Design BobTop, start of the top module:
module BobTop (
	clock,
	reset,
	rx,
	runway_override,
	emergency_override,
	tx,
	framing_error,
	runway_active,
	emergency,
	receiving,
	sending
);
For scale: roughly 1900 cells after synthesis, about 300 flip-flops, about 13 I/O pins, about 15000 um^2 of cells after synthesis.
Settings: LEC_CHECK=0, ABC_AREA=1, CAP_MARGIN=0, CORE_MARGIN=2, CORE_UTILIZATION=72, CTS_CLUSTER_DIAMETER=263, CTS_CLUSTER_SIZE=15, PLACE_DENSITY_LB_ADDON=0.01, SETUP_SLACK_MARGIN=2.84, SLEW_MARGIN=20; clock period 9.82 ns.
run.sh (not shown) runs the stock make flow with config.mk's settings and CLKGATE_MAP_FILE=.
The first run passed the timing, DRC and antenna checks.
Edit:
CORE_ASPECT_RATIO = 0.91   (was default)
CTS_CLUSTER_DIAMETER = default   (was 263)
CTS_CLUSTER_SIZE = 14   (was 15)
PLACE_DENSITY_LB_ADDON = 0.14   (was 0.01)
SETUP_SLACK_MARGIN = 2.8   (was 2.84)
Sequential power hardly moves.
Register-to-register slack is worse by 130 ps.
Global-route usage grows by 0.90 points.
Wire length grows by about 3.7%.
Final area grows by about 2.8%.
Hold slack improves by 19 ps.
Sequential share of layout area went down by 1.2 points.
Clock-buffer cell count is unchanged.
Setup slack degrades by 100 ps.
Fmax fell by 1.9%.
Core utilization increases by 3.1 points.
Edit:
CAP_MARGIN = 20   (was 0)
CORE_ASPECT_RATIO = default   (was 0.91)
PLACE_DENSITY_LB_ADDON = 0.1   (was 0.14)
SETUP_SLACK_MARGIN = 2.67   (was 2.8)
Result: Final area is higher by 0.74%; utilization is lower by 0.35 points; power is higher by 2.4%.
Edit:
PLACE_DENSITY_LB_ADDON = 0.15   (was 0.1)
First-iteration DRC count rose by 6.6%.
Total power is lower by 5.6%.
Global-route usage came out lower by 0.62 points.
Core utilization drops by 0.98 points.
Via count barely changes.
Clock-buffer cell count increases by 3.
Sequential cell count does not change.
Area after synthesis is unchanged.
Cell count barely changes.
Final area falls by 1.2%.
Worst setup slack is better by 43 ps.

---

BobTop again, from the RTL that the note above started with.
==> flow/design.v (excerpt) <==
module BobTop (
	clock,
	reset,
	rx,
	runway_override,
	emergency_override,
	tx,
	framing_error,
	runway_active,
	emergency,
	receiving,
	sending
);
	input wire clock;
	input wire reset;
	input wire rx;
	input wire [1:0] runway_override;
	input wire emergency_override;
	output wire tx;
	output wire framing_error;
	output wire [1:0] runway_active;
	output wire emergency;
	output wire receiving;
	output wire sending;
	wire [7:0] uart_rx_data;
	wire [7:0] uart_tx_data;
	wire uart_rx_valid;
	wire uart_tx_ready;
	wire uart_tx_send;
	UartRX #(
		.CLK_HZ(25000000),
		.BAUD_RATE(115200)
	) receiver(
		.clock(clock),
		.reset(reset),
		.rx(rx),
		.data(uart_rx_data),
		.done(uart_rx_valid),
		.framing_error(framing_error),
		.receiving(receiving)
	);
	UartTX #(
		.CLK_HZ(25000000),
		.BAUD_RATE(115200)
	) transmitter(
		.clock(clock),
		.reset(reset),
		.send(uart_tx_send),
		.data(uart_tx_data),
		.tx(tx),
		.ready(uart_tx_ready),
		.sending(sending)
	);
	reg [1:0] ro_temp;
	reg [1:0] ro_sync;
	reg eo_temp;
	reg eo_sync;
	always @(posedge clock) begin
		ro_temp <= runway_override;
		eo_temp <= emergency_override;
		ro_sync <= ro_temp;
		eo_sync <= eo_temp;
	end
	Bob bobby(
		.clock(clock),
		.reset(reset),
		.uart_rx_data(uart_rx_data),
		.uart_rx_valid(uart_rx_valid),
		.uart_tx_data(uart_tx_data),
		.uart_tx_ready(uart_tx_ready),
		.uart_tx_send(uart_tx_send),
		.runway_active(runway_active),
		.runway_override(ro_sync),
		.emergency_out(emergency),
		.emergency_override(eo_sync)
	);
endmodule
Settings: LEC_CHECK=0, CAP_MARGIN=20, CELL_PAD_IN_SITES_DETAIL_PLACEMENT=2, CORE_MARGIN=2, CORE_UTILIZATION=18, CTS_CLUSTER_DIAMETER=364, CTS_CLUSTER_SIZE=20, GPL_TIMING_DRIVEN=1, SETUP_SLACK_MARGIN=1.1, SLEW_MARGIN=20; clock period 9.91 ns.
Next try:
Settings changed: CELL_PAD_IN_SITES_DETAIL_PLACEMENT 2 to not set, CORE_UTILIZATION 18 to 45, CTS_CLUSTER_DIAMETER 364 to not set, CTS_CLUSTER_SIZE 20 to not set, GPL_TIMING_DRIVEN 1 to not set, SETUP_SLACK_MARGIN 1.1 to not set.
Clock period 9.91 ns to 40.0 ns, I/O delays scaled along.
After rerunning: Power shrinks by 73%. Worst setup slack gets better by 18 ns. Synthesized cell count is unchanged. Cell area goes down by 1.2%. Cell count is lower by 24%. Clock power falls by 60%.
Next try:
Settings changed: CORE_UTILIZATION 45 to 63, CTS_CLUSTER_SIZE set to 97, SETUP_SLACK_MARGIN set to 1.99.
Clock period 40.0 ns to 28.7 ns, I/O delays scaled along.
Outcome: The changed run produced a clean layout; worst hold slack hardly moves; power rose by 35%; first-iteration DRC count went up by 32%; non-clock buffer count does not change.
Next try:
Settings changed: CORE_UTILIZATION 63 to 72, CTS_CLUSTER_DIAMETER set to 151, CTS_CLUSTER_SIZE 97 to not set, SETUP_SLACK_MARGIN 1.99 to not set.
Clock period 28.7 ns to 11.8 ns, I/O delays scaled along.
What happened: Die area falls by 12%. Synthesized area stays the same. Count of clock-buffer cells in the layout rises by 2. Core utilization rises by 10 points.
Power is estimated from default activity; no workload was simulated.
